--- flow/config.mk ---
export PLATFORM = sky130hd
export DESIGN_NAME = cordic_oscillator
export DESIGN_NICKNAME = cordic_oscillator
export VERILOG_FILES = /design/flow/design.v
export SDC_FILE = /design/flow/constraint.sdc
export NUM_CORES = 4
export LEC_CHECK = 0
export CAP_MARGIN = 20
export CELL_PAD_IN_SITES_GLOBAL_PLACEMENT = 1
export CORE_MARGIN = 7
export CORE_UTILIZATION = 57
export CTS_CLUSTER_DIAMETER = 214
export GPL_ROUTABILITY_DRIVEN = 1
export PLACE_DENSITY = 0.71
export SETUP_SLACK_MARGIN = 0.78
export SLEW_MARGIN = 40
--- flow/design.v ---
module cordic_pipelined #(
    parameter MODE                    = 0,      
    parameter STAGES                  = 16,
    parameter CORDIC_WIDTH            = 16,
    parameter CORDIC_INTERNAL_WIDTH   = 20,
    parameter SFIXED_ZERO             = 32'd0,
    parameter SFIXED_PI               = 32'h3243F6A8,
    parameter SFIXED_PI_OVER_2        = 32'h1921FB54,
    parameter SFIXED_TWO_PI           = 32'h6487ED51
)(
    input  wire                                clk,
    input  wire                                rst,
    input  wire                                valid_in,
    input  wire  signed [CORDIC_WIDTH-1:0]      x_in,
    input  wire  signed [CORDIC_WIDTH-1:0]      y_in,
    input  wire  signed [CORDIC_INTERNAL_WIDTH-1:0] z_in,
    output reg                                 valid_out,
    output wire signed [CORDIC_WIDTH-1:0]      x_out,
    output wire signed [CORDIC_WIDTH-1:0]      y_out,
    output wire signed [CORDIC_WIDTH-1:0]      z_out
);
    wire signed [31:0] ANGLES [0:31];
    assign ANGLES[0]  = 32'h0000C90F;
    assign ANGLES[1]  = 32'h000076B1;
    assign ANGLES[2]  = 32'h00003EB6;
    assign ANGLES[3]  = 32'h00001FD5;
    assign ANGLES[4]  = 32'h00000FFA;
	 assign ANGLES[5]  = 32'h000007FF;
    assign ANGLES[6]  = 32'h000003FF;
    assign ANGLES[7]  = 32'h000001FF;
    assign ANGLES[8]  = 32'h000000FF;
    assign ANGLES[9]  = 32'h0000007F;
    assign ANGLES[10] = 32'h0000003F;
    assign ANGLES[11] = 32'h0000001F;
	  assign ANGLES[12] = 32'h0000000F;
    assign ANGLES[13] = 32'h00000007;
    assign ANGLES[14] = 32'h00000003;
    assign ANGLES[15] = 32'h00000001;
    assign ANGLES[16] = 32'h00000000;
    assign ANGLES[17] = 32'h00000000;
    assign ANGLES[18] = 32'h00000000;
	  assign ANGLES[19] = 32'h00000000;
    assign ANGLES[20] = 32'h00000000;
    assign ANGLES[21] = 32'h00000000;
    assign ANGLES[22] = 32'h00000000;
    assign ANGLES[23] = 32'h00000000;
    assign ANGLES[24] = 32'h00000000;
    assign ANGLES[25] = 32'h00000000;
    assign ANGLES[26] = 32'h00000000;
    assign ANGLES[27] = 32'h00000000;
	  assign ANGLES[28] = 32'h00000000;
    assign ANGLES[29] = 32'h00000000;
    assign ANGLES[30] = 32'h00000000;
    assign ANGLES[31] = 32'h00000000;
	  reg signed [CORDIC_INTERNAL_WIDTH-1:0] x_pipe [0:STAGES];
    reg signed [CORDIC_INTERNAL_WIDTH-1:0] y_pipe [0:STAGES];
    reg signed [CORDIC_INTERNAL_WIDTH-1:0] z_pipe [0:STAGES];
    reg [1:0]  quadrant_stages [0:STAGES];
    reg        valid_pipe      [0:STAGES];
    reg signed [CORDIC_INTERNAL_WIDTH-1:0] x_corrected,y_corrected,z_wrapped;
    localparam [31:0] PI_SH         = SFIXED_PI        >> 12;
    localparam [31:0] PI_OVER_2_SH  = SFIXED_PI_OVER_2 >> 12;
    localparam [31:0] TWO_PI_SH     = SFIXED_TWO_PI    >> 12;
    localparam signed [CORDIC_INTERNAL_WIDTH-1:0] Z_ZERO      = 0;
    localparam signed [CORDIC_INTERNAL_WIDTH-1:0] Z_PI        = PI_SH[CORDIC_INTERNAL_WIDTH-1:0];
    localparam signed [CORDIC_INTERNAL_WIDTH-1:0] Z_PI_OVER_2 = PI_OVER_2_SH[CORDIC_INTERNAL_WIDTH-1:0];
    localparam signed [CORDIC_INTERNAL_WIDTH-1:0] Z_TWO_PI    = TWO_PI_SH[CORDIC_INTERNAL_WIDTH-1:0];
    always @(posedge clk) begin
      if (rst) begin
         x_pipe[0] <= 0; y_pipe[0] <= 0; z_pipe[0] <= 0;
         quadrant_stages[0] <= 2'b00;
         valid_pipe[0] <= 0;
      end else begin
         z_wrapped = z_in;
         if (z_wrapped >  Z_PI)   z_wrapped =  z_wrapped-Z_TWO_PI;
         else if (z_wrapped <= -Z_PI) z_wrapped =  z_wrapped+Z_TWO_PI;
         if((z_wrapped>=Z_ZERO)&&(z_wrapped<=Z_PI_OVER_2)) begin
            quadrant_stages[0]<=2'b00;  z_pipe[0]<=z_wrapped;
         end
			else if((z_wrapped>Z_PI_OVER_2)&&((z_wrapped<=Z_PI)||(z_wrapped>= -Z_PI_OVER_2))) begin
            quadrant_stages[0]<=2'b01;  z_pipe[0]<=Z_PI-z_wrapped;
         end
         else if((z_wrapped<Z_ZERO)&&(z_wrapped>=-Z_PI_OVER_2)) begin
            quadrant_stages[0]<=2'b11;  z_pipe[0]<= -z_wrapped;
         end
			else begin
            quadrant_stages[0]<=2'b10;  z_pipe[0]<= -(Z_PI+z_wrapped);
         end
         x_pipe[0] <= {{(CORDIC_INTERNAL_WIDTH-CORDIC_WIDTH){x_in[CORDIC_WIDTH-1]}},x_in};
         y_pipe[0] <= {{(CORDIC_INTERNAL_WIDTH-CORDIC_WIDTH){y_in[CORDIC_WIDTH-1]}},y_in};
         valid_pipe[0] <= valid_in;
      end
   end
   genvar i;
   generate
      for (i=0; i<STAGES; i=i+1) begin : STAGES_GEN
         reg signed [CORDIC_INTERNAL_WIDTH-1:0] angle, dx, dy;
         reg sigma;
         always @(posedge clk) begin
           angle = ANGLES[i];
           sigma = (MODE==0) ? z_pipe[i][CORDIC_INTERNAL_WIDTH-1] : y_pipe[i][CORDIC_INTERNAL_WIDTH-1];
            dx    = (y_pipe[i] >>> i);
            dy    = (x_pipe[i] >>> i);
            if (sigma==0) begin
               x_pipe[i+1] <= x_pipe[i] - dx;
               y_pipe[i+1] <= y_pipe[i] + dy;
               z_pipe[i+1] <= z_pipe[i] - angle;
            end else begin
              x_pipe[i+1] <= x_pipe[i] + dx;
               y_pipe[i+1] <= y_pipe[i] - dy;
               z_pipe[i+1] <= z_pipe[i] + angle;
            end
            valid_pipe[i+1]      <= rst ? 1'b0 : valid_pipe[i];
            quadrant_stages[i+1] <= quadrant_stages[i];
         end
      end
   endgenerate
	 always @(posedge clk) begin
      case(quadrant_stages[STAGES])
         2'b00:  begin x_corrected <=  x_pipe[STAGES]; y_corrected <= y_pipe[STAGES]; end
         2'b11:  begin x_corrected <=  x_pipe[STAGES]; y_corrected <= -y_pipe[STAGES];end
         default:begin x_corrected <= -x_pipe[STAGES]; y_corrected <=  y_pipe[STAGES];end
      endcase
      valid_out <= rst ? 1'b0 : valid_pipe[STAGES];
   end
   assign x_out = x_corrected[CORDIC_WIDTH-1:0];
   assign y_out = y_corrected[CORDIC_WIDTH-1:0];
   assign z_out = z_pipe[STAGES][CORDIC_WIDTH-1:0];
endmodule
module cordic_oscillator #(
    parameter SFIXED_WIDTH = 32,            
    parameter CORDIC_WIDTH = 16,            
    parameter SFIXED_TWO_PI = 32'h6487ED51,          
    parameter SFIXED_ZERO   = 32'd0,
    parameter CORDIC_GAIN   = 16'h26DD           
	 )(
    input  wire                      clk,
    input  wire                      rst,
    input  wire                      ce,
    input  wire signed [SFIXED_WIDTH-1:0] tuning_word,
    output wire signed [CORDIC_WIDTH-1:0] sin_out,
    output wire signed [CORDIC_WIDTH-1:0] cos_out,
    output wire                      valid_out
);
    reg signed [SFIXED_WIDTH-1:0] phase_acc;
    reg signed [SFIXED_WIDTH-1:0] next_phase;
    localparam signed [SFIXED_WIDTH-1:0] TWO_PI_S = SFIXED_TWO_PI;
    always @(posedge clk) begin
        if (rst) begin
            phase_acc <= {SFIXED_WIDTH{1'b0}};
        end
		  else if (ce) begin
            next_phase = phase_acc + tuning_word;
            if (next_phase >= TWO_PI_S)
                phase_acc <= next_phase - TWO_PI_S;
            else if (next_phase < 0)
                phase_acc <= next_phase + TWO_PI_S;
            else
                phase_acc <= next_phase;
        end
    end
    wire signed [CORDIC_WIDTH-1:0] x_fixed  = CORDIC_GAIN;   
    wire signed [CORDIC_WIDTH-1:0] y_fixed  = {CORDIC_WIDTH{1'b0}};
    wire signed [CORDIC_WIDTH-1:0] x_out;
    wire signed [CORDIC_WIDTH-1:0] y_out;
    wire        valid_pipe;
	 cordic_pipelined cordic_inst (
        .clk       (clk),
        .rst       (rst),
        .x_in      (x_fixed),
        .y_in      (y_fixed),
        .z_in      (phase_acc[31:12]),
        .x_out     (x_out),
        .y_out     (y_out),
        .z_out     (),           
        .valid_in  (1'b1),
        .valid_out (valid_pipe)
    );
    assign sin_out   = y_out;
    assign cos_out   = x_out;
    assign valid_out = valid_pipe;
endmodule
--- flow/constraint.sdc ---
create_clock -name core_clock -period 4.69 [get_ports {clk}]
set_input_delay 0.9380 -clock core_clock [delete_from_list [all_inputs] [get_ports {clk}]]
set_output_delay 0.9380 -clock core_clock [all_outputs]
set_load 0.01 [all_outputs]
--- flow/run.sh ---
#!/bin/bash
# the make line also repeats each setting of config.mk as NAME=value (left out here)
make -C /OpenROAD-flow-scripts/flow DESIGN_CONFIG=/design/flow/config.mk WORK_HOME=/design/flow/orfs CLKGATE_MAP_FILE= finish
==> qor.yml, run 1 <==
run_status:
  status: "complete, no violations"
global_routing:
  antenna_found_initial: 5
  grt_overflow_total: 0
  first_global_vias: 55000
  grtUsageTotal_pct: 25.2
  grt_pass1_wl_um: 278000
  grt_max_degree: 43
cells_and_area:
  ff_latch_area_um2: 20400
  logic_area_um2: 48600
  stdcell_area_um2: 80600
  num-nets-final: 9373
  fillers: 9995
  area_delta_synth_final_pct: 17.4
yosys:
  top_cells_by_area: "dfxtp_1 29%, ha_1 17%, xnor2_1 9.0%, a21oi_1 4.4%, xor2_1 4.2%"
  synth_warnings: 7
  synth_stat.cells: 7932
  yosysMostFrequentCell: "dfxtp_1"
  postSynth.asyncResetShare_pct: 0
  top_logic_kind: "AND-OR/OR-AND gates"
  top_area_share_pct: 29.5
  aoi_share_pct: 19.9
  mux_share_pct: 1.16
  ys_seq_share_pct: 29.5
  common_cells: "1,011 x dfxtp_1, 914 x ha_1, 729 x nor2_1"
  synth_area_um2: 68600
  ys_chip_area_um2: 68600
  flop_cell: "dfxtp_1"
  fa_ha_area_share_pct: 17.9
  synth-simple-area-share_pct: 15.3
  yosys.area.top_type: "dfxtp_1"
  floorplan.nets: 8925
  post_synth_inst_count: 7932
  ys.flops: 1011
  synth-edff-count: 0
  yosysUniqueCellTypes: 100
  synthXorXnorAreaFrac_pct: 13.2
  avgSynthCellArea_um2: 8.65
worst_setup_path:
  crit_chain: "clkdlybuf4s15_1 -> ha_4 -> o21a_4 -> a2111oi_4 -> buf_4 -> o31a_1 -> buf_6 -> buf_6 -> o21a_4 -> nor4_4 -> nor3_2 -> a211o_1 -> xnor2_4 -> o311a_4 -> a31oi_4 -> xnor2_1 -> a22o_1"
  arrival_ps: 4520
  crit_type: "input pin to register"
  timing.rr.start: "phase_acc[1]"
  cp-start-kind: "input pin"
  r2r_cells: 16
  crit_end: "phase_acc[14]"
  slowest_delay_ps: 380
  crit_path_top_delay_cell: "o311a_4"
  cp.depth: 17
  endpoint_kind: "register"
  r2r_setup_slack_ps: 760
  worstReg2RegEnd: "phase_acc[14]"
  worstPathRequired_ps: 5270
  crit_family: "AND-OR/OR-AND gates"
  path_buffers: 4
  crit_start: "tuning_word[3]"
  cp_max_fo: 7
clocking:
  root_buffer: "clkbuf_16"
  cts-buffers-inserted: 110
  h-tree-depth: 3
  clkTransAtPathRegs_ps: 60
  clockBufferDepth: 3
  tritoncts: "yes"
  cts_sinks: 1011
  worstSkewPairLatency_ps: 730
  cts_hold_buffers: 0
floorplanning:
  floorplanUtilization_pct: 57.4
  die_area_um2: 130000
  rows: 127
  die_y_um: 361
  placeableCoreArea_um2: 120000
  die-width_um: 361
  ioPinCount: 68
routing:
  vias: 57800
  detail-route-antenna-nets: 0
  viasPerCell: 5.73
  detail_route.wl_per_cell_um: 17.2
  initialDrtViolationCount: 3142
  drcViolationCount: 0
  drt_first_pass_iters: 6
  wl_um: 174000
min_path:
  hp-start: "cordic_inst.quadrant_stages[14][0]"
  hold_class: "register to register"
  whs_endpoint: "cordic_inst.quadrant_stages[15][0]"
  whs_path_depth: 0
final_timing:
  finalHoldViolations: 0
  finalSetupTns_ps: 0
  slew_violations: 0
  slew_headroom_pct: 46.2
  setup_viol_count_final: 0
  max_freq_ghz: 0.254
  skew_ps: 52.2
  fin_crit_sh_pct: 84.1
  fin_crit_ps: 3940
  grt_setup_unrepaired: "true"
  worst_pin_slew_ps: 803
placement:
  io_buffers: 67
  globalplace.congestion: 0.905
  dp_hpwl_um: 136000
  dpl_cell_area_um2: 73200
job:
  drv_cap: 0
  warning_count: 47
==> layout make-up <==
type,count,area share [%]
multi-input cells,6380,60.3
flip-flops and latches,1011,25.3
repair buffers,470,4.88
inverters,407,1.94
diodes,2,0.00621
well taps,1612,2.50
clock inverters,68,1.24
clock buffers,139,3.80
==> layer usage <==
metal	GRT usage, %	vias to the layer above	wire length [um]
li1	-	29400	-
met1	32.3	27100	78600
met2	45.3	1075	84600
met3	2.89	271	6400
met4	5.83	0	4410
met5	0	-	0
==> metrics by stage <==
| stage | worst slack, ps | std cells | hold slack [ps] | utilization, % |
|---|---|---|---|---|
| 2_1_floorplan | 385 | 7932 | 310 | - |
| 3_3_place_gp | -381 | 9743 | 310 | 61.1 |
| 3_5_place_dp | -407 | 9743 | 312 | 61.1 |
| 4_1_cts | 739 | 10000 | 319 | 65.5 |
| 5_1_grt | 605 | 10100 | 322 | 67.3 |
| 6_report | 745 | 10100 | 323 | 67.3 |
==> repair_timing <==
action / in CTS / in global routing
resized: 191 / 393
cloned: 2 / 0
pin swaps: 84 / 146
buffers inserted: 60 / 75
setup endpoints to repair: 119 / 169
==> run 2, diff against run 1 <==
CELL_PAD_IN_SITES_GLOBAL_PLACEMENT = not set   (was 1)
CORE_MARGIN = 2   (was 7)
CORE_UTILIZATION = 70   (was 57)
CTS_CLUSTER_DIAMETER = not set   (was 214)
GPL_ROUTABILITY_DRIVEN = not set   (was 1)
HOLD_SLACK_MARGIN = -0.09   (was not set)
PLACE_DENSITY = not set   (was 0.71)
SETUP_SLACK_MARGIN = 0.47   (was 0.78)
SLEW_MARGIN = 20   (was 40)
clock period = 3.87 ns   (was 4.69 ns; I/O delays follow)
==> run 2 against run 1 <==
The layout now fails its checks (negative setup slack); synthesized area is the same; final area up 5.2%; synthesized cell count is the same; non-clock buffer count is 401 higher; largest cell class unchanged; highest routed layer is now met5.
==> qor.yml, run 2 <==
run_status:
  status: "complete, but fails checks"
  failed_checks: "negative setup slack"
yosys:
  yosysMostFrequentCell: "dfxtp_1"
  top_cells_by_area: "dfxtp_1 29%, ha_1 17%, xnor2_1 9.0%, a21oi_1 4.4%, xor2_1 4.2%"
  mux_share_pct: 1.16  # unchanged
  fa_ha_area_share_pct: 17.9  # unchanged
  synthXorXnorAreaFrac_pct: 13.2  # unchanged
  synth_area_um2: 68600  # unchanged
  ys_chip_area_um2: 68600  # unchanged
  aoi_share_pct: 19.9  # unchanged
  synth-edff-count: 0  # unchanged
  ys.flops: 1011  # unchanged
  postSynth.asyncResetShare_pct: 0  # unchanged
  synth_warnings: 7  # unchanged
  flop_cell: "dfxtp_1"
  top_logic_kind: "AND-OR/OR-AND gates"
  post_synth_inst_count: 7932  # unchanged
  synth-simple-area-share_pct: 15.3  # unchanged
  avgSynthCellArea_um2: 8.65  # unchanged
  ys_seq_share_pct: 29.5  # unchanged
  floorplan.nets: 8925  # unchanged
  synth_stat.cells: 7932  # unchanged
  top_area_share_pct: 29.5  # unchanged
  yosysUniqueCellTypes: 100  # unchanged
  common_cells: "1,011 x dfxtp_1, 914 x ha_1, 729 x nor2_1"
  yosys.area.top_type: "dfxtp_1"
cells_and_area:
  fin_cells: 10100  # +0.55%
  area_delta_synth_final_pct: 23.5
  final_util_pct: 87.4  # +20 points
  fillers: 4990  # -50%
  num-nets-final: 9772  # +4.3%
final_timing:
  fin_crit_sh_pct: 110  # +26 points
  setup_slack_ps: -404  # -1150 ps
  worst_hold_slack_ps: 322  # -1.58 ps
  grt_setup_unrepaired: "true"
  finalHoldViolations: 0  # unchanged
  setup_viol_count_final: 3  # +3
  skew_ps: 23.2  # -29.0 ps
  slew_violations: 0  # unchanged
  max_freq_ghz: 0.234
  slew_headroom_pct: 37.1  # -9.1 points
  fin_crit_ps: 4270
  worst_pin_slew_ps: 938  # +135 ps
worst_setup_path:
  timing.rr.start: "cordic_inst.y_pipe[7][8]"
  worstPathRequired_ps: 4520  # -750 ps
  crit_end: "cordic_inst.x_pipe[8][18]"
  cp.depth: 17  # unchanged
  crit_chain: "inv_1 -> ha_1 -> nor2_1 -> xor2_1 -> ha_1 -> a21o_1 -> a21oi_2 -> o21bai_1 -> a21oi_2 -> o21ai_2 -> a211oi_2 -> o21ai_0 -> a31oi_1 -> nor2b_1 -> o21a_1 -> o41ai_2 -> xnor2_1"
  crit_path_top_delay_cell: "xor2_1"
  r2r_cells: 17  # +1
  endpoint_kind: "register"
  cp-start-kind: "register"
  arrival_ps: 4930  # +410 ps
  worstReg2RegEnd: "cordic_inst.x_pipe[8][18]"
  slowest_delay_ps: 510  # +130 ps
  r2r_setup_slack_ps: -400  # -1160 ps
  crit_start: "cordic_inst.y_pipe[7][8]"
  crit_family: "AND-OR/OR-AND gates"
  path_buffers: 1  # -3
  crit_type: "register to register"
  cp_max_fo: 6  # -1
global_routing:
  first_global_vias: 61300  # +11%
  grtUsageTotal_pct: 36.2  # +11 points
  antenna_found_initial: 2  # -3
  grt_pass1_wl_um: 302000  # +8.7%
  grt_overflow_total: 0  # unchanged
  grt_max_degree: 42  # -2.3%
routing:
  detail-route-antenna-nets: 0  # unchanged
  dr.max_layer_used: "met5"
  wl_um: 211000  # +22%
  detail_route.wl_per_cell_um: 20.8  # +21%
  dr_wl_met2_um: 102000  # +20%
  met1_length_um: 79500  # +1.1%
  viasPerCell: 6.41  # +12%
  met3WireLength_um: 15000  # +130%
  drt_first_pass_iters: 6  # unchanged
  initialDrtViolationCount: 5340  # +70%
  n_antenna_cell: 0  # -2
  vias: 65100  # +13%
  drcViolationCount: 0  # unchanged
clocking:
  clkTransAtPathRegs_ps: 60  # about the same
  h-tree-depth: 3  # unchanged
  clockBufferDepth: 3  # unchanged
  cts-buffers-inserted: 106  # -3.6%
  worstSkewPairLatency_ps: 730  # about the same
  tritoncts: "yes"
  root_buffer: "clkbuf_16"
  cts_sinks: 1011  # unchanged
min_path:
  whs_path_depth: 0  # unchanged
  hold_class: "register to register"
  hp-start: "cordic_inst.quadrant_stages[14][0]"
  whs_endpoint: "cordic_inst.quadrant_stages[15][0]"
job:
  drv_cap: 0  # unchanged
  warning_count: 47  # unchanged
floorplanning:
  die_y_um: 317  # -12%
  rows: 114  # -10%
  floorplanUtilization_pct: 70.8  # +13 points
  ioPinCount: 68  # unchanged
  die_area_um2: 101000  # -23%
  placeableCoreArea_um2: 97000  # -19%
  die-width_um: 317  # -12%
placement:
  io_buffers: 67  # unchanged
  dp_hpwl_um: 134000  # -1.3%
  globalplace.congestion: 0.961  # +6.1%
  dp_cells: 9619  # -1.3%
==> run 2: per-stage QoR <==
step / setup TNS [ps] / cell area [um2] / setup slack, ps
2_1_floorplan: -3660 / 69700 / -271
3_3_place_gp: -25530 / 74900 / -938
3_5_place_dp: -26000 / 74900 / -936
4_1_cts: 0 / 81400 / 107
5_1_grt: -2940 / 84800 / -559
6_report: -739 / 84800 / -404
==> run 2: cell type report <==
cell class	count	area [um2]	area share (%)
well taps	1276	1600	1.88
repair buffers	871	7170	8.46
multi-input cells	6382	50000	59.0
clock buffers	153	3140	3.71
flip-flops and latches	1011	20400	24.1
clock inverters	44	842	0.994
inverters	407	1560	1.84
==> run 2: per-layer routing <==
metal | vias to the layer above | track usage (%)
met5 | - | 0
li1 | 30200 | -
met3 | 1127 | 5.56
met1 | 30600 | 41.9
met4 | 4 | 19.5
met2 | 3115 | 64.3
==> run 2: what timing repair did <==
action | in CTS | in global routing
cloned | 4 | 4
hold buffers | 0 | 0
setup endpoints to repair | 227 | 308
pin swaps | 154 | 286
setup buffers | 174 | 146
gates resized | 291 | 521
==> run 3, diff against run 2 <==
ABC_AREA = 0   (was not set)
CAP_MARGIN = 40   (was 20)
CELL_PAD_IN_SITES_DETAIL_PLACEMENT = 0   (was not set)
CORE_UTILIZATION = 41   (was 70)
CTS_CLUSTER_DIAMETER = 321   (was not set)
GPL_ROUTABILITY_DRIVEN = 1   (was not set)
HOLD_SLACK_MARGIN = not set   (was -0.09)
PLACE_DENSITY_LB_ADDON = 0.04   (was not set)
SETUP_SLACK_MARGIN = 0.76   (was 0.47)
SLEW_MARGIN = 25   (was 20)
TNS_END_PERCENT = 90   (was not set)
clock period = 3.2 ns   (was 3.87 ns; I/O delays follow)
==> run 3 against run 2 <==
The layout still fails its checks (negative setup slack); critical path depth is 1 lower; global-route usage is 13 points lower; via count is 1.6% lower; final area is 18% higher; synthesized area stayed put; wire length is 2.4% lower; non-clock buffer count is 1302 higher; critical endpoint is now phase_acc[18]; highest routed layer is now met4.
==> qor.yml, run 3 <==
yosys:
  ys_seq_share_pct: 29.5  # unchanged
  ys.flops: 1011  # unchanged
  mux_share_pct: 1.16  # unchanged
  common_cells: "1,011 x dfxtp_1, 914 x ha_1, 729 x nor2_1"
  synth_warnings: 7  # unchanged
  top_area_share_pct: 29.5  # unchanged
  synthXorXnorAreaFrac_pct: 13.2  # unchanged
  yosysMostFrequentCell: "dfxtp_1"
  synth_stat.cells: 7932  # unchanged
  avgSynthCellArea_um2: 8.65  # unchanged
  yosysUniqueCellTypes: 100  # unchanged
  top_cells_by_area: "dfxtp_1 29%, ha_1 17%, xnor2_1 9.0%, a21oi_1 4.4%, xor2_1 4.2%"
  postSynth.asyncResetShare_pct: 0  # unchanged
  aoi_share_pct: 19.9  # unchanged
  synth-edff-count: 0  # unchanged
  post_synth_inst_count: 7932  # unchanged
  fa_ha_area_share_pct: 17.9  # unchanged
  top_logic_kind: "AND-OR/OR-AND gates"
  synth-simple-area-share_pct: 15.3  # unchanged
  yosys.area.top_type: "dfxtp_1"
  synth_area_um2: 68600  # unchanged
  ys_chip_area_um2: 68600  # unchanged
  floorplan.nets: 8925  # unchanged
  flop_cell: "dfxtp_1"
floorplanning:
  die_y_um: 413  # +30%
  placeableCoreArea_um2: 167000  # +72%
  die-width_um: 413  # +30%
  ioPinCount: 68  # unchanged
  rows: 150  # +32%
  die_area_um2: 171000  # +70%
  floorplanUtilization_pct: 41.2  # -30 points
clocking:
  cts_hold_buffers: 0  # unchanged
  worstSkewPairLatency_ps: 780  # +50 ps
  cts_sinks: 1011  # unchanged
  clockBufferDepth: 3  # unchanged
  h-tree-depth: 3  # unchanged
  tritoncts: "yes"
  clkTransAtPathRegs_ps: 70  # about the same
  root_buffer: "clkbuf_16"
  cts-buffers-inserted: 117  # +10%
worst_setup_path:
  crit_family: "AND-OR/OR-AND gates"
  crit_start: "phase_acc[0]"
  path_buffers: 2  # +1
  r2r_setup_slack_ps: -570  # -170 ps
  arrival_ps: 4420  # -510 ps
  slowest_delay_ps: 530  # +20 ps
  crit_end: "phase_acc[18]"
  worstReg2RegEnd: "phase_acc[18]"
  timing.rr.start: "phase_acc[0]"
  crit_path_top_delay_cell: "or4_1"
  crit_type: "register to register"
  crit_chain: "ha_4 -> fa_2 -> buf_4 -> a21o_1 -> a21oi_1 -> xnor2_2 -> o21ai_0 -> a21boi_1 -> buf_4 -> o22a_1 -> nand4_1 -> a21oi_4 -> nor3_4 -> or4_1 -> nand4_1 -> o211ai_1"
  cp-start-kind: "register"
  cp.depth: 16  # -1
  cp_max_fo: 4  # -2
  worstPathRequired_ps: 3850  # -670 ps
  endpoint_kind: "register"
  r2r_cells: 16  # -1
final_timing:
  setup_slack_ps: -575  # -170 ps
  fin_crit_ps: 3770  # -500 ps
  worst_pin_slew_ps: 692  # -246 ps
  finalSetupTns_ps: -32690  # -31,950 ps
  skew_ps: 46.6  # +23.4 ps
  finalHoldViolations: 0  # unchanged
  max_freq_ghz: 0.265  # +13%
  grt_setup_unrepaired: "true"
  slew_violations: 0  # unchanged
  fin_crit_sh_pct: 118  # +7.5 points
  slew_headroom_pct: 53.6  # +16 points
  setup_viol_count_final: 122  # +119
run_status:
  failed_checks: "negative setup slack"
  status: "complete, but fails checks"
cells_and_area:
  area_delta_synth_final_pct: 45.5
  final_util_pct: 59.9  # -27 points
  fillers: 14700  # +190%
  num-nets-final: 11100  # +13%
routing:
  drcViolationCount: 0  # unchanged
  viasPerCell: 5.16  # -19%
  initialDrtViolationCount: 2506  # -53%
  detail_route.wl_per_cell_um: 16.7  # -20%
  detail-route-antenna-nets: 0  # unchanged
  n_antenna_cell: 0  # unchanged
  vias: 64000  # -1.6%
  drt_first_pass_iters: 6  # unchanged
  wl_um: 206000  # -2.4%
min_path:
  whs_path_depth: 0  # unchanged
  hold_class: "register to register"
  whs_endpoint: "cordic_inst.quadrant_stages[9][0]"
  hp-start: "cordic_inst.quadrant_stages[8][0]"
global_routing:
  antenna_found_initial: 2  # unchanged
  first_global_vias: 63800  # +4.1%
  grt_pass1_wl_um: 327000  # +8.4%
  grtUsageTotal_pct: 23.5  # -13 points
  grt_overflow_total: 0  # unchanged
  grt_max_degree: 37  # -12%
placement:
  io_buffers: 67  # unchanged
  post-place-ws_ps: -1530  # -593 ps
  globalplace.congestion: 0.883  # -8.1%
  dp_hpwl_um: 160000  # +19%
job:
  drv_cap: 0  # unchanged
  warning_count: 45  # -4.3%
## run 3: timing repair
action | in CTS | in global routing
setup buffers | 408 | 109
gates cloned | 3 | 0
pin swaps | 523 | 388
gates resized | 746 | 492
setup endpoints to repair | 549 | 585
## run 3: through the flow
stage               hold WS, ps  std cells  cell area [um2]
floorplan                   310       7932            71700
finish                      318      12400            99800
global placement            311      11700            86200
global route                324      12400            99800
CTS                         321      12300            96800
detailed placement          312      11700            86200
## run 3: per-layer routing
metal	vias up	track usage (%)	part of all wire, %	wire, um
met5	-	0	0	0
met4	0	5.89	2.6	5320
met3	249	2.27	2.7	5660
met2	780	42.1	49	101000
met1	30200	30.2	46	94500
li1	32800	-	-	-
## run 3: final cells by class
cell class | count | area, um2 | area share, %
multi-input combinational | 6381 | 53200 | 53.3
clock buffer | 160 | 3360 | 3.37
tap | 2204 | 2760 | 2.76
sequential | 1011 | 20400 | 20.5
clock inverter | 56 | 704 | 0.706
inverter | 407 | 1590 | 1.59
timing repair buffer | 2173 | 17800 | 17.8
==> run 4, diff against run 3 <==
ABC_AREA = not set   (was 0)
CAP_MARGIN = 0   (was 40)
CELL_PAD_IN_SITES_DETAIL_PLACEMENT = not set   (was 0)
CORE_UTILIZATION = 72   (was 41)
CTS_CLUSTER_DIAMETER = 268   (was 321)
CTS_CLUSTER_SIZE = 35   (was not set)
GPL_ROUTABILITY_DRIVEN = not set   (was 1)
PLACE_DENSITY = 0.64   (was not set)
PLACE_DENSITY_LB_ADDON = not set   (was 0.04)
SETUP_SLACK_MARGIN = -0.23   (was 0.76)
SLEW_MARGIN = 20   (was 25)
TNS_END_PERCENT = not set   (was 90)
clock period = 3.16 ns   (was 3.2 ns; I/O delays follow)
==> run 4 against run 3 <==
Synthesized cell count unchanged; the flow now stops in global routing (5_1_grt); synthesized area stayed put; die area decreased by 43%.
==> qor.yml, run 4 <==
yosys:
  synth-simple-area-share_pct: 15.3  # unchanged
  yosysMostFrequentCell: "dfxtp_1"
  top_cells_by_area: "dfxtp_1 29%, ha_1 17%, xnor2_1 9.0%, a21oi_1 4.4%, xor2_1 4.2%"
  yosys.area.top_type: "dfxtp_1"
  fa_ha_area_share_pct: 17.9  # unchanged
  top_logic_kind: "AND-OR/OR-AND gates"
  top_area_share_pct: 29.5  # unchanged
  post_synth_inst_count: 7932  # unchanged
  avgSynthCellArea_um2: 8.65  # unchanged
  flop_cell: "dfxtp_1"
  postSynth.asyncResetShare_pct: 0  # unchanged
  yosysUniqueCellTypes: 100  # unchanged
  floorplan.nets: 8925  # unchanged
  ys_seq_share_pct: 29.5  # unchanged
  mux_share_pct: 1.16  # unchanged
  synth_warnings: 7  # unchanged
  synth-edff-count: 0  # unchanged
  ys_chip_area_um2: 68600  # unchanged
  ys.flops: 1011  # unchanged
  aoi_share_pct: 19.9  # unchanged
  synth_area_um2: 68600  # unchanged
  synthXorXnorAreaFrac_pct: 13.2  # unchanged
  common_cells: "1,011 x dfxtp_1, 914 x ha_1, 729 x nor2_1"
  synth_stat.cells: 7932  # unchanged
floorplanning:
  die_area_um2: 97800  # -43%
  rows: 113  # -25%
  floorplanUtilization_pct: 72.5  # +31 points
  die_y_um: 313  # -24%
  die-width_um: 313  # -24%
  ioPinCount: 68  # unchanged
  placeableCoreArea_um2: 94700  # -43%
clocking:
  h-tree-depth: 2  # -1
  cts-buffers-inserted: 34  # -71%
  root_buffer: "clkbuf_16"
  clockBufferDepth: 3  # unchanged
  cts_sinks: 1011  # unchanged
  cts_hold_buffers: 0  # unchanged
run_status:
  status: "did not finish"
  failing_step: "global routing (5_1_grt)"
  firstError: "[ERROR GRT-0116] Global routing finished with congestion. Check the congestion regions in the DRC Viewer."
placement:
  io_buffers: 67  # unchanged
  globalplace.congestion: 0.975  # +11%
  dpl_cell_area_um2: 82700  # -4.1%
  dp_cells: 10600  # -8.8%
  dp_hpwl_um: 163000  # +1.7%
global_routing:
  grtUsageTotal_pct: 79.2
  grt_overflow_total: 373
run 4: through the flow:
stage	hold WS (ps)	setup TNS, ps	setup slack [ps]
after detailed placement	313	-114260	-1630
after floorplan	310	-36470	-839
after global placement	312	-82150	-1600
after CTS	339	-55260	-570
run 4: timing repair:
item | CTS
setup endpoints to repair | 200
pin swaps | 560
hold endpoints to repair | 0
buffers inserted | 385
cloned | 5
gates resized | 839
run 4: layer usage:
layer,overflow,GRT usage [%]
met5,6,38.2
met4,134,79.7
met3,18,65.7
met2,205,96.0
met1,10,77.1
==> run 5, diff against run 4 <==
ABC_AREA = 1   (was not set)
CORE_UTILIZATION = 68   (was 72)
CTS_CLUSTER_DIAMETER = not set   (was 268)
CTS_CLUSTER_SIZE = not set   (was 35)
PLACE_DENSITY = not set   (was 0.64)
SETUP_SLACK_MARGIN = not set   (was -0.23)
clock period = 3.11 ns   (was 3.16 ns; I/O delays follow)
==> run 5 against run 4 <==
The run again fails in global routing (5_1_grt); synthesized cell count is 17% higher; die area up 8.1%; synthesized area grew 2.2%.
==> qor.yml, run 5 <==
yosys:
  postSynth.asyncResetShare_pct: 0  # unchanged
  synthXorXnorAreaFrac_pct: 14.3  # +1.1 points
  flop_cell: "dfxtp_1"
  synth_warnings: 7  # unchanged
  avgSynthCellArea_um2: 7.57  # -12%
  synth_area_um2: 70200  # +2.2%
  top_area_share_pct: 28.8  # -0.64 points
  fa_ha_area_share_pct: 17.6  # -0.39 points
  synth_stat.cells: 9263  # +17%
  ys_chip_area_um2: 70200  # +2.2%
  floorplan.nets: 10300  # +15%
  ys.flops: 1011  # unchanged
  post_synth_inst_count: 9263  # +17%
  top_logic_kind: "simple AND/OR/NAND/NOR gates"
  yosysUniqueCellTypes: 62  # -38%
  yosysMostFrequentCell: "nand2_1"
  aoi_share_pct: 13.1  # -6.8 points
  yosys.area.top_type: "dfxtp_1"
  synth-simple-area-share_pct: 20.2  # +4.9 points
  synth-edff-count: 0  # unchanged
  top_cells_by_area: "dfxtp_1 29%, ha_1 16%, xor2_1 10%, nand2_1 9.7%, a21oi_1 6.6%"
  mux_share_pct: 0  # -1.2 points
  common_cells: "1,814 x nand2_1, 1,011 x dfxtp_1, 952 x inv_1"
  ys_seq_share_pct: 28.8  # -0.64 points
run_status:
  firstError: "[ERROR DPL-0038] Utilization greater than 100%, impossible to legalize"
  status: "did not finish"
  failing_step: "global routing (5_1_grt)"
floorplanning:
  rows: 117  # +3.5%
  die_area_um2: 106000  # +8.1%
  die_y_um: 325  # +4.0%
  ioPinCount: 68  # unchanged
  die-width_um: 325  # +4.0%
  floorplanUtilization_pct: 68.8  # -3.7 points
  placeableCoreArea_um2: 102000  # +7.7%
clocking:
  root_buffer: "clkbuf_16"
  cts_sinks: 1011  # unchanged
  clockBufferDepth: 3  # unchanged
  h-tree-depth: 3  # +1
  cts_hold_buffers: 0  # unchanged
  cts-buffers-inserted: 106  # +210%
placement:
  post-place-ws_ps: -967  # +667 ps
  globalplace.congestion: 0.988  # +1.3%
  io_buffers: 67  # unchanged
  dp_hpwl_um: 167000  # +2.6%
  dp_cells: 12000  # +13%
  dpl_cell_area_um2: 82800  # +0.15%
-- run 5: timing repair --
action / 4_1_cts
resized: 1038
setup buffers: 202
cloned: 6
endpoints found under the setup margin: 239
pin swaps: 346
-- run 5: per-stage QoR --
stage               utilization [%]  hold WS (ps)
CTS                            90.1           320
detailed placement             81.2           312
global placement               81.2           310
floorplan                         -           310
==> run 6, diff against run 5 <==
ABC_AREA = 0   (was 1)
CAP_MARGIN = 20   (was 0)
CELL_PAD_IN_SITES_GLOBAL_PLACEMENT = 1   (was not set)
CORE_UTILIZATION = 49   (was 68)
GPL_ROUTABILITY_DRIVEN = 1   (was not set)
GPL_TIMING_DRIVEN = 1   (was not set)
TNS_END_PERCENT = 95   (was not set)
clock period = 3.46 ns   (was 3.11 ns; I/O delays follow)
==> run 6 against run 5 <==
Now fails the layout checks on negative setup slack; die area increased by 35%; synthesized cell count is 14% lower; synthesized area decreased by 2.2%.
==> qor.yml, run 6 <==
run_status:
  status: "complete, but fails checks"
  failed_checks: "negative setup slack"
global_routing:
  grt_max_degree: 41
  grt_pass1_wl_um: 310000
  grtUsageTotal_pct: 26.4
  grt_overflow_total: 0
  first_global_vias: 60100
  antenna_found_initial: 5
worst_setup_path:
  r2r_cells: 17
  cp-start-kind: "input pin"
  crit_type: "input pin to register"
  arrival_ps: 4330
  r2r_setup_slack_ps: -240
  crit_end: "phase_acc[17]"
  crit_start: "tuning_word[5]"
  cp_max_fo: 7
  endpoint_kind: "register"
  path_buffers: 7
  slowest_delay_ps: 530
  crit_path_top_delay_cell: "clkdlybuf4s50_1"
  cp.depth: 18
  worstReg2RegEnd: "phase_acc[17]"
  crit_chain: "clkdlybuf4s50_1 -> ha_4 -> buf_4 -> a2111oi_4 -> buf_4 -> o31a_1 -> buf_6 -> o21ai_4 -> buf_6 -> buf_6 -> nand4_1 -> a211oi_4 -> a21oi_2 -> buf_4 -> o311a_4 -> a32oi_2 -> xnor2_1 -> o21ai_1"
  worstPathRequired_ps: 4080
  crit_family: "AND-OR/OR-AND gates"
  timing.rr.start: "phase_acc[1]"
placement:
  dp_cells: 11000  # -8.0%
  post-place-ws_ps: -1430  # -462 ps
  dp_hpwl_um: 151000  # -10%
  globalplace.congestion: 0.897  # -9.2%
  io_buffers: 67  # unchanged
floorplanning:
  placeableCoreArea_um2: 139000  # +37%
  ioPinCount: 68  # unchanged
  die_area_um2: 143000  # +35%
  rows: 137  # +17%
  die-width_um: 378  # +16%
  floorplanUtilization_pct: 49.3  # -20 points
  die_y_um: 378  # +16%
final_timing:
  slew_violations: 0
  max_freq_ghz: 0.269
  setup_slack_ps: -259
  finalHoldViolations: 0
  skew_ps: 50.9
  grt_setup_unrepaired: "true"
  worst_pin_slew_ps: 713
  fin_crit_ps: 3720
  slew_headroom_pct: 52.4
  setup_viol_count_final: 61
  fin_crit_sh_pct: 107
yosys:
  synth-simple-area-share_pct: 15.3  # -4.9 points
  top_area_share_pct: 29.5  # +0.64 points
  top_logic_kind: "AND-OR/OR-AND gates"
  floorplan.nets: 8925  # -13%
  post_synth_inst_count: 7932  # -14%
  fa_ha_area_share_pct: 17.9  # +0.39 points
  common_cells: "1,011 x dfxtp_1, 914 x ha_1, 729 x nor2_1"
  yosys.area.top_type: "dfxtp_1"
  aoi_share_pct: 19.9  # +6.8 points
  synthXorXnorAreaFrac_pct: 13.2  # -1.1 points
  synth_area_um2: 68600  # -2.2%
  synth_stat.cells: 7932  # -14%
  synth_warnings: 7  # unchanged
  postSynth.asyncResetShare_pct: 0  # unchanged
  ys.flops: 1011  # unchanged
  top_cells_by_area: "dfxtp_1 29%, ha_1 17%, xnor2_1 9.0%, a21oi_1 4.4%, xor2_1 4.2%"
  mux_share_pct: 1.16  # +1.2 points
  synth-edff-count: 0  # unchanged
  avgSynthCellArea_um2: 8.65  # +14%
  yosysMostFrequentCell: "dfxtp_1"
  flop_cell: "dfxtp_1"
  ys_seq_share_pct: 29.5  # +0.64 points
  ys_chip_area_um2: 68600  # -2.2%
  yosysUniqueCellTypes: 100  # +61%
job:
  warning_count: 47
  drv_cap: 0
routing:
  drt_first_pass_iters: 6
  vias: 62100
  drcViolationCount: 0
  wl_um: 197000
  detail-route-antenna-nets: 0
  viasPerCell: 5.39
  detail_route.wl_per_cell_um: 17.1
  initialDrtViolationCount: 3043
clocking:
  clkTransAtPathRegs_ps: 60
  cts-buffers-inserted: 113  # +6.6%
  worstSkewPairLatency_ps: 760
  cts_sinks: 1011  # unchanged
  h-tree-depth: 3  # unchanged
  cts_hold_buffers: 0  # unchanged
  tritoncts: "yes"
  clockBufferDepth: 3  # unchanged
  root_buffer: "clkbuf_16"
min_path:
  hp-start: "cordic_inst.quadrant_stages[3][0]"
  whs_endpoint: "cordic_inst.quadrant_stages[4][0]"
  whs_path_depth: 0
  hold_class: "register to register"
cells_and_area:
  fin_cells: 11500
  num-nets-final: 10500
  fillers: 11600
  final_util_pct: 67.1
  area_delta_synth_final_pct: 36.3
run 6: routing by layer:
metal | track usage, % | vias to the layer above | routed length, um
met1 | 35.5 | 29200 | 92800
met2 | 44.9 | 936 | 92000
met3 | 2.83 | 298 | 6210
met4 | 7.03 | 0 | 5880
li1 | - | 31700 | -
met5 | 0 | - | 0
run 6: per-stage QoR:
step | TNS, ps | hold WS, ps | cell area (um2)
floorplan | -14200 | 310 | 69500
global placement | -58940 | 310 | 81400
detailed placement | -62610 | 312 | 81400
CTS | -12000 | 326 | 89200
global route | -20080 | 329 | 93600
finish | -8930 | 323 | 93600
run 6: cell type report:
type	count	area, um2	share of cell area, %
multi-input cells	6382	51900	55.4
diodes	4	10.0	0.0107
flip-flops and latches	1011	20400	21.8
inverters	407	1540	1.65
repair buffers	1636	13300	14.2
well taps	1876	2350	2.51
clock inverters	66	962	1.03
clock buffers	147	3190	3.40
run 6: timing repair:
item / CTS / global route
endpoints found under the setup margin: 147 / 217
buffers inserted: 177 / 166
gates cloned: 5 / 3
pin swaps: 354 / 621
gates resized: 573 / 760
==> run 7, diff against run 6 <==
ABC_AREA = not set   (was 0)
CELL_PAD_IN_SITES_GLOBAL_PLACEMENT = not set   (was 1)
CORE_UTILIZATION = 72   (was 49)
CTS_CLUSTER_SIZE = 36   (was not set)
GPL_ROUTABILITY_DRIVEN = not set   (was 1)
GPL_TIMING_DRIVEN = not set   (was 1)
SETUP_SLACK_MARGIN = 0.39   (was not set)
TNS_END_PERCENT = not set   (was 95)
clock period = 4.25 ns   (was 3.46 ns; I/O delays follow)
==> run 7 against run 6 <==
Wire length shrank 6.6%; sequential cell count is the same; register-to-register slack gained 540 ps; synthesized area is the same; final area shrank 14%; utilization grew 18 points; clock-buffer cell count shrank 14; via count shrank 1.5%; highest routed layer is now met5; clock skew grew 13 ps; critical path type unchanged; the run now finishes clean.
==> qor.yml, run 7 <==
placement:
  globalplace.congestion: 0.946  # +5.5%
  post-place-ws_ps: -658  # +771 ps
  dp_hpwl_um: 134000  # -11%
  io_buffers: 67  # unchanged
yosys:
  synth_area_um2: 68600  # unchanged
  common_cells: "1,011 x dfxtp_1, 914 x ha_1, 729 x nor2_1"
  flop_cell: "dfxtp_1"
  synthXorXnorAreaFrac_pct: 13.2  # unchanged
  post_synth_inst_count: 7932  # unchanged
  synth-edff-count: 0  # unchanged
  yosysUniqueCellTypes: 100  # unchanged
  synth_warnings: 7  # unchanged
  floorplan.nets: 8925  # unchanged
  ys_chip_area_um2: 68600  # unchanged
  synth_stat.cells: 7932  # unchanged
  aoi_share_pct: 19.9  # unchanged
  postSynth.asyncResetShare_pct: 0  # unchanged
  synth-simple-area-share_pct: 15.3  # unchanged
  top_logic_kind: "AND-OR/OR-AND gates"
  top_area_share_pct: 29.5  # unchanged
  yosysMostFrequentCell: "dfxtp_1"
  ys.flops: 1011  # unchanged
  ys_seq_share_pct: 29.5  # unchanged
  mux_share_pct: 1.16  # unchanged
  top_cells_by_area: "dfxtp_1 29%, ha_1 17%, xnor2_1 9.0%, a21oi_1 4.4%, xor2_1 4.2%"
  fa_ha_area_share_pct: 17.9  # unchanged
  avgSynthCellArea_um2: 8.65  # unchanged
  yosys.area.top_type: "dfxtp_1"
final_timing:
  fin_crit_sh_pct: 93.1  # -14 points
  worst_pin_slew_ps: 906  # +193 ps
  grt_setup_unrepaired: "true"
  skew_ps: 63.7  # +12.8 ps
  slew_headroom_pct: 39.4  # -13 points
  slew_violations: 0  # unchanged
  setup_viol_count_final: 0  # -100%
  fin_crit_ps: 3960
  finalHoldViolations: 0  # unchanged
  setup_slack_ps: 294  # +554 ps
  finalSetupTns_ps: 0  # +8930 ps
  max_freq_ghz: 0.253
worst_setup_path:
  worstReg2RegEnd: "phase_acc[30]"
  crit_chain: "clkdlybuf4s50_1 -> ha_4 -> and2_1 -> a221oi_2 -> o31a_1 -> buf_6 -> buf_6 -> o21a_4 -> nor4_4 -> buf_4 -> nor3_4 -> xnor2_2 -> or2_4 -> nor3_4 -> buf_12 -> buf_8 -> buf_6 -> nor2_4 -> xor2_1 -> o221ai_1"
  crit_family: "buffers and inverters"
  crit_path_frequent_cell: "buf_6"
  cp.depth: 20  # +2
  cp_max_fo: 6  # -1
  crit_type: "input pin to register"
  timing.rr.start: "phase_acc[4]"
  cp-start-kind: "input pin"
  slowest_delay_ps: 500  # -30 ps
  r2r_setup_slack_ps: 300  # +540 ps
  path_buffers: 7  # unchanged
  arrival_ps: 4520  # +190 ps
  r2r_cells: 19  # +2
  crit_end: "phase_acc[10]"
  crit_path_top_delay_cell: "clkdlybuf4s50_1"
  crit_start: "tuning_word[10]"
  endpoint_kind: "register"
  worstPathRequired_ps: 4820  # +740 ps
run_status:
  status: "complete, no violations"
job:
  drv_cap: 0  # unchanged
  warning_count: 47  # unchanged
floorplanning:
  die_area_um2: 97800  # -32%
  placeableCoreArea_um2: 94700  # -32%
  ioPinCount: 68  # unchanged
  die-width_um: 313  # -17%
  die_y_um: 313  # -17%
  floorplanUtilization_pct: 72.5  # +23 points
  rows: 113  # -18%
global_routing:
  first_global_vias: 60300  # +0.31%
  grtUsageTotal_pct: 35.3  # +8.9 points
  grt_overflow_total: 0  # unchanged
  antenna_found_initial: 1  # -4
  grt_max_degree: 37  # -9.8%
  grt_pass1_wl_um: 291000  # -6.2%
min_path:
  hold_class: "register to register"
  whs_endpoint: "cordic_inst.quadrant_stages[3][1]"
  hp-start: "cordic_inst.quadrant_stages[2][1]"
  whs_path_depth: 0  # unchanged
routing:
  detail_route.wl_per_cell_um: 18.7  # +9.4%
  viasPerCell: 6.21  # +15%
  drcViolationCount: 0  # unchanged
  n_antenna_cell: 0  # -4
  initialDrtViolationCount: 4175  # +37%
  vias: 61200  # -1.5%
  wl_um: 184000  # -6.6%
  detail-route-antenna-nets: 0  # unchanged
  drt_first_pass_iters: 9  # +3
cells_and_area:
  final_util_pct: 85.4  # +18 points
  area_delta_synth_final_pct: 17.8
  num-nets-final: 9482  # -10%
clocking:
  worstSkewPairLatency_ps: 750  # about the same
  root_buffer: "clkbuf_16"
  clockBufferDepth: 3  # unchanged
  cts-buffers-inserted: 105  # -7.1%
  h-tree-depth: 3  # unchanged
  tritoncts: "yes"
  clkTransAtPathRegs_ps: 70  # about the same
  cts_sinks: 1011  # unchanged
-- run 7: routing by layer --
metal	global-route usage (%)	wire length (um)	up-vias	part of all wire, %
met1	39.9	72600	28900	39
met3	4.07	8450	664	4.6
met4	18.1	10400	2	5.6
met2	65.2	92500	2008	50
li1	-	-	29600	-
met5	0	20	-	0.011
-- run 7: final cells by class --
type                       instances  area, um2
multi-input combinational       6380      48700
sequential                      1011      20400
fill                            5407      13900
timing repair buffer             584       4810
clock buffer                     133       2890
tap                             1265       1580
inverter                         407       1550
clock inverter                    64        923
-- run 7: metrics by stage --
step	instances	hold WS, ps	cell area (um2)
final	9844	316	80900
after floorplan	7932	310	69000
after CTS	9781	310	78700
after global routing	9844	326	80900
after detailed placement	9532	312	73800
after global placement	9532	311	73800
-- run 7: what timing repair did --
action,in CTS,in global routing
endpoints found under the setup margin,105,173
cloned,1,1
pin swaps,85,156
setup buffers,51,62
hold buffers,0,0
resized,186,422
==> run 8, diff against run 7 <==
CORE_UTILIZATION = 59   (was 72)
CTS_CLUSTER_SIZE = 98   (was 36)
SETUP_SLACK_MARGIN = not set   (was 0.39)
clock period = 6.56 ns   (was 4.25 ns; I/O delays follow)
==> run 8 against run 7 <==
Wire length shrank 11%; critical endpoint is now phase_acc[16]; largest cell class unchanged; non-clock buffer count shrank 482; critical path type unchanged; clock-buffer cell count grew 17; global-route usage shrank 8.4 points; final area shrank 7.2%.
==> qor.yml, run 8 <==
routing:
  detail-route-antenna-nets: 0  # unchanged
  n_antenna_cell: 0  # unchanged
  wl_um: 163000  # -11%
  drcViolationCount: 0  # unchanged
  vias: 55800  # -8.7%
  detail_route.wl_per_cell_um: 16.9  # -9.3%
  initialDrtViolationCount: 3238  # -22%
  viasPerCell: 5.80  # -6.7%
  drt_first_pass_iters: 6  # -3
yosys:
  synth_area_um2: 68600  # unchanged
  ys.flops: 1011  # unchanged
  synth_stat.cells: 7932  # unchanged
  mux_share_pct: 1.16  # unchanged
  synth_warnings: 7  # unchanged
  floorplan.nets: 8925  # unchanged
  post_synth_inst_count: 7932  # unchanged
  yosys.area.top_type: "dfxtp_1"
  top_area_share_pct: 29.5  # unchanged
  ys_seq_share_pct: 29.5  # unchanged
  fa_ha_area_share_pct: 17.9  # unchanged
  flop_cell: "dfxtp_1"
  synth-simple-area-share_pct: 15.3  # unchanged
  top_cells_by_area: "dfxtp_1 29%, ha_1 17%, xnor2_1 9.0%, a21oi_1 4.4%, xor2_1 4.2%"
  synthXorXnorAreaFrac_pct: 13.2  # unchanged
  aoi_share_pct: 19.9  # unchanged
  common_cells: "1,011 x dfxtp_1, 914 x ha_1, 729 x nor2_1"
  postSynth.asyncResetShare_pct: 0  # unchanged
  yosysMostFrequentCell: "dfxtp_1"
  avgSynthCellArea_um2: 8.65  # unchanged
  ys_chip_area_um2: 68600  # unchanged
  top_logic_kind: "AND-OR/OR-AND gates"
  synth-edff-count: 0  # unchanged
  yosysUniqueCellTypes: 100  # unchanged
clocking:
  clkTransAtPathRegs_ps: 60  # about the same
  cts_resized: 0  # -100%
  clockBufferDepth: 3  # unchanged
  tritoncts: "yes"
  h-tree-depth: 3  # unchanged
  postCtsSetupBuffers: 0  # -100%
  root_buffer: "clkbuf_16"
  cts-buffers-inserted: 112  # +6.7%
  cts_sinks: 1011  # unchanged
  worstSkewPairLatency_ps: 720  # -30 ps
  cts_hold_buffers: 0  # unchanged
min_path:
  whs_endpoint: "cordic_inst.z_pipe[3][0]"
  whs_path_depth: 0  # unchanged
  hp-start: "cordic_inst.z_pipe[2][0]"
  hold_class: "register to register"
cells_and_area:
  area_delta_synth_final_pct: 9.25
  fillers: 9984  # +85%
  fin_cells: 9635  # -2.1%
  final_util_pct: 64.8  # -21 points
  stdcell_area_um2: 75000  # -7.2%
  num-nets-final: 9006  # -5.0%
floorplanning:
  rows: 125  # +11%
  ioPinCount: 68  # unchanged
  die_y_um: 345  # +10%
  die_area_um2: 119000  # +22%
  floorplanUtilization_pct: 59.3  # -13 points
  placeableCoreArea_um2: 116000  # +22%
  die-width_um: 345  # +10%
global_routing:
  first_global_vias: 53600  # -11%
  grt_max_degree: 40  # +8.1%
  antenna_found_initial: 0  # -1
  grt_overflow_total: 0  # unchanged
  grtUsageTotal_pct: 26.9  # -8.4 points
  use_met1_pct: 34.9  # -5.0 points
  use_met2_pct: 46.6  # -19 points
  grt-busiest-layer: "met2"
  grt_pass1_wl_um: 270000  # -7.3%
  use_met3_pct: 3.03  # -1.0 points
worst_setup_path:
  r2r_setup_slack_ps: 1450  # +1150 ps
  slowest_delay_ps: 470  # -30 ps
  crit_path_top_delay_cell: "clkdlybuf4s50_1"
  endpoint_kind: "register"
  crit_end: "phase_acc[16]"
  crit_family: "AND-OR/OR-AND gates"
  timing.rr.start: "phase_acc[26]"
  worstReg2RegEnd: "cordic_inst.z_pipe[0][11]"
  cp-start-kind: "input pin"
  cp_max_fo: 10  # +4
  worstPathRequired_ps: 7090  # +2270 ps
  path_buffers: 2  # -5
  cp.depth: 16  # -20%
  arrival_ps: 6050  # +1530 ps
  crit_chain: "clkdlybuf4s50_1 -> ha_1 -> fa_1 -> a21oi_1 -> o2111ai_1 -> and3_1 -> o211ai_1 -> a31oi_2 -> a41oi_1 -> xnor2_1 -> or2_2 -> o311a_1 -> buf_12 -> a32oi_1 -> xor2_1 -> o21ai_0"
  crit_type: "input pin to register"
  r2r_cells: 13  # -6
  crit_start: "tuning_word[0]"
placement:
  dpl_cell_area_um2: 71000  # -3.8%
  globalplace.congestion: 0.902  # -4.7%
  dp_cells: 9422  # -1.2%
  dp_hpwl_um: 129000  # -4.1%
  io_buffers: 67  # unchanged
  post-place-ws_ps: 381  # +1040 ps
job:
  drv_cap: 0  # unchanged
  warning_count: 44  # -6.4%
final_timing:
  setup_slack_ps: 1050  # +754 ps
  worst_hold_slack_ps: 317  # +0.816 ps
  setup_viol_count_final: 0  # unchanged
  max_freq_ghz: 0.181
  finalHoldViolations: 0  # unchanged
  finalSetupTns_ps: 0  # unchanged
  slew_headroom_pct: 27.5  # -12 points
  fin_crit_ps: 5510
  skew_ps: 35.1  # -28.6 ps
  fin_crit_sh_pct: 84.0  # -9.1 points
  worst_pin_slew_ps: 1080  # +175 ps
  grt_setup_unrepaired: "false"
  slew_violations: 0  # unchanged
run_status:
  status: "complete, no violations"
## run 8: routing by layer
metal | up-vias | wire, um
li1 | 28600 | -
met1 | 25900 | 75800
met2 | 1038 | 76600
met3 | 279 | 6110
met4 | 0 | 4680
met5 | - | 0
## run 8: layout make-up
cell class / instances / area [um2] / share of cell area [%]
clock buffer: 150 / 3180 / 4.24
clock inverter: 62 / 838 / 1.12
inverter: 407 / 1530 / 2.04
multi-input combinational: 6379 / 46300 / 61.8
sequential: 1011 / 20200 / 27.0
tap: 1524 / 1910 / 2.54
timing repair buffer: 102 / 966 / 1.29
==> run 9, diff against run 8 <==
CORE_UTILIZATION = 72   (was 59)
CTS_CLUSTER_DIAMETER = 399   (was not set)
CTS_CLUSTER_SIZE = 10   (was 98)
TNS_END_PERCENT = 5   (was not set)
clock period = 3.28 ns   (was 6.56 ns; I/O delays follow)
==> run 9 against run 8 <==
The run now fails in global routing (5_1_grt); synthesized area unchanged; die area down 18%; synthesized cell count unchanged.
==> qor.yml, run 9 <==
run_status:
  status: "did not finish"
  failing_step: "global routing (5_1_grt)"
  firstError: "[ERROR GRT-0116] Global routing finished with congestion. Check the congestion regions in the DRC Viewer."
clocking:
  cts-buffers-inserted: 111  # -0.89%
  h-tree-depth: 3  # unchanged
  clockBufferDepth: 3  # unchanged
  cts_sinks: 1011  # unchanged
  root_buffer: "clkbuf_16"
  cts_hold_buffers: 0  # unchanged
yosys:
  top_area_share_pct: 29.5  # unchanged
  post_synth_inst_count: 7932  # unchanged
  top_cells_by_area: "dfxtp_1 29%, ha_1 17%, xnor2_1 9.0%, a21oi_1 4.4%, xor2_1 4.2%"
  common_cells: "1,011 x dfxtp_1, 914 x ha_1, 729 x nor2_1"
  top_logic_kind: "AND-OR/OR-AND gates"
  yosysUniqueCellTypes: 100  # unchanged
  fa_ha_area_share_pct: 17.9  # unchanged
  ys_seq_share_pct: 29.5  # unchanged
  flop_cell: "dfxtp_1"
  ys_chip_area_um2: 68600  # unchanged
  yosys.area.top_type: "dfxtp_1"
  synth_stat.cells: 7932  # unchanged
  floorplan.nets: 8925  # unchanged
  ys.flops: 1011  # unchanged
  synth_warnings: 7  # unchanged
  synth-simple-area-share_pct: 15.3  # unchanged
  mux_share_pct: 1.16  # unchanged
  yosysMostFrequentCell: "dfxtp_1"
  synth-edff-count: 0  # unchanged
  avgSynthCellArea_um2: 8.65  # unchanged
  synthXorXnorAreaFrac_pct: 13.2  # unchanged
  postSynth.asyncResetShare_pct: 0  # unchanged
  synth_area_um2: 68600  # unchanged
  aoi_share_pct: 19.9  # unchanged
floorplanning:
  die_area_um2: 97800  # -18%
  placeableCoreArea_um2: 94700  # -18%
  die_y_um: 313  # -9.4%
  ioPinCount: 68  # unchanged
  die-width_um: 313  # -9.4%
  floorplanUtilization_pct: 72.5  # +13 points
  rows: 113  # -9.6%
placement:
  dpl_cell_area_um2: 82000  # +16%
  globalplace.congestion: 0.957  # +6.1%
  io_buffers: 67  # unchanged
  dp_cells: 10600  # +13%
  dp_hpwl_um: 161000  # +25%
  post-place-ws_ps: -1620  # -2000 ps
global_routing:
  grtUsageTotal_pct: 81.0
  grt_overflow_total: 576
[run 9: layer usage]
| layer | GRT usage, % | GRT overflow |
|---|---|---|
| met1 | 80.4 | 35 |
| met2 | 95.0 | 273 |
| met3 | 69.6 | 61 |
| met4 | 77.9 | 201 |
| met5 | 51.8 | 6 |
[run 9: what timing repair did]
action | in CTS
gates resized | 603
pin swaps | 239
buffers inserted | 137
endpoints found under the hold margin | 0
setup endpoints to repair | 341
==> run 10, diff against run 9 <==
CORE_UTILIZATION = 63   (was 72)
CTS_CLUSTER_DIAMETER = not set   (was 399)
CTS_CLUSTER_SIZE = not set   (was 10)
TNS_END_PERCENT = not set   (was 5)
clock period = 4.72 ns   (was 3.28 ns; I/O delays follow)
==> run 10 against run 9 <==
Die area grew 14%; synthesized cell count is the same; now clean on timing, DRC and antenna; synthesized area is the same.
==> qor.yml, run 10 <==
run_status:
  status: "complete, no violations"
global_routing:
  grt_max_degree: 40
  grtUsageTotal_pct: 29.0
  first_global_vias: 55500
  grt_overflow_total: 0
  grt_pass1_wl_um: 272000
  grt-busiest-layer: "met2"
  use_met3_pct: 2.97
  use_met1_pct: 35.9
  use_met2_pct: 52.8
  antenna_found_initial: 1
yosys:
  yosys.area.top_type: "dfxtp_1"
  ys.flops: 1011  # unchanged
  aoi_share_pct: 19.9  # unchanged
  post_synth_inst_count: 7932  # unchanged
  synth-simple-area-share_pct: 15.3  # unchanged
  mux_share_pct: 1.16  # unchanged
  yosysMostFrequentCell: "dfxtp_1"
  yosysUniqueCellTypes: 100  # unchanged
  flop_cell: "dfxtp_1"
  synth_stat.cells: 7932  # unchanged
  synth_warnings: 7  # unchanged
  synth_area_um2: 68600  # unchanged
  top_logic_kind: "AND-OR/OR-AND gates"
  common_cells: "1,011 x dfxtp_1, 914 x ha_1, 729 x nor2_1"
  synthXorXnorAreaFrac_pct: 13.2  # unchanged
  floorplan.nets: 8925  # unchanged
  postSynth.asyncResetShare_pct: 0  # unchanged
  top_cells_by_area: "dfxtp_1 29%, ha_1 17%, xnor2_1 9.0%, a21oi_1 4.4%, xor2_1 4.2%"
  synth-edff-count: 0  # unchanged
  fa_ha_area_share_pct: 17.9  # unchanged
  ys_chip_area_um2: 68600  # unchanged
  top_area_share_pct: 29.5  # unchanged
  ys_seq_share_pct: 29.5  # unchanged
  avgSynthCellArea_um2: 8.65  # unchanged
worst_setup_path:
  slowest_delay_ps: 530
  r2r_setup_slack_ps: 280
  endpoint_kind: "register"
  worstReg2RegEnd: "cordic_inst.y_pipe[6][18]"
  r2r_cells: 15
  path_buffers: 5
  crit_path_frequent_cell: "buf_4"
  crit_chain: "clkdlybuf4s50_1 -> ha_1 -> a211o_1 -> a2111oi_1 -> buf_4 -> o31a_1 -> buf_4 -> o21a_1 -> nor4_1 -> nor3_1 -> a211o_1 -> xnor2_1 -> buf_4 -> buf_4 -> nand2_1 -> o32ai_1 -> xnor2_1 -> o21ai_0"
  worstPathRequired_ps: 5240
  cp-start-kind: "input pin"
  crit_end: "phase_acc[27]"
  crit_family: "AND-OR/OR-AND gates"
  crit_type: "input pin to register"
  cp_max_fo: 8
  timing.rr.start: "cordic_inst.z_pipe[5][19]"
clocking:
  cts-buffers-inserted: 108  # -2.7%
  tritoncts: "yes"
  cts_hold_buffers: 0  # unchanged
  clkTransAtPathRegs_ps: 60
  clockBufferDepth: 3  # unchanged
  cts_resized: 0  # -100%
  cts_sinks: 1011  # unchanged
  root_buffer: "clkbuf_16"
  h-tree-depth: 3  # unchanged
  postCtsSetupBuffers: 0  # -100%
cells_and_area:
  area_delta_synth_final_pct: 11.0
  num-nets-final: 9231
placement:
  dp_hpwl_um: 131000  # -19%
  io_buffers: 67  # unchanged
  dpl_cell_area_um2: 72500  # -12%
  globalplace.congestion: 0.907  # -5.2%
final_timing:
  setup_viol_count_final: 0
  worst_pin_slew_ps: 908
  max_freq_ghz: 0.222
  skew_ps: 38.3
  fin_crit_sh_pct: 95.3
  finalHoldViolations: 0
  grt_setup_unrepaired: "false"
  slew_headroom_pct: 39.0
floorplanning:
  placeableCoreArea_um2: 108000  # +14%
  floorplanUtilization_pct: 63.3  # -9.1 points
  die_area_um2: 112000  # +14%
  rows: 121  # +7.1%
  die_y_um: 334  # +6.8%
  ioPinCount: 68  # unchanged
  die-width_um: 334  # +6.8%
routing:
  drt_first_pass_iters: 6
  wl_um: 165000
  detail_route.wl_per_cell_um: 16.9
  vias: 57000
  n_antenna_cell: 0
  drcViolationCount: 0
min_path:
  hold_class: "register to register"
  whs_endpoint: "cordic_inst.quadrant_stages[16][0]"
  whs_path_depth: 0
job:
  warning_count: 44
  drv_cap: 0
## run 10: area by class of cell
class	instances	area, um2	area share, %
sequential	1011	20200	26.6
multi-input combinational	6379	46400	60.9
inverter	407	1530	2.00
timing repair buffer	331	2680	3.51
tap	1414	1770	2.32
clock inverter	39	409	0.537
clock buffer	161	3190	4.19
## run 10: stage by stage
stage | util [%] | hold slack (ps) | std cells | setup slack (ps)
floorplan | - | 310 | 7932 | 174
global placement | 66.9 | 310 | 9542 | -620
detailed placement | 66.9 | 312 | 9542 | -661
CTS | 70.2 | 325 | 9742 | 40.5
global route | 70.3 | 329 | 9742 | 13.2
finish | 70.3 | 325 | 9742 | 223
## run 10: routing by layer
| metal | up-vias | wire [um] | part of all wire [%] |
|---|---|---|---|
| met1 | 26500 | 72500 | 44 |
| met2 | 1210 | 81000 | 49 |
| met5 | - | 0 | 0 |
| met4 | 0 | 5060 | 3.1 |
| met3 | 279 | 6380 | 3.9 |
| li1 | 29100 | - | - |
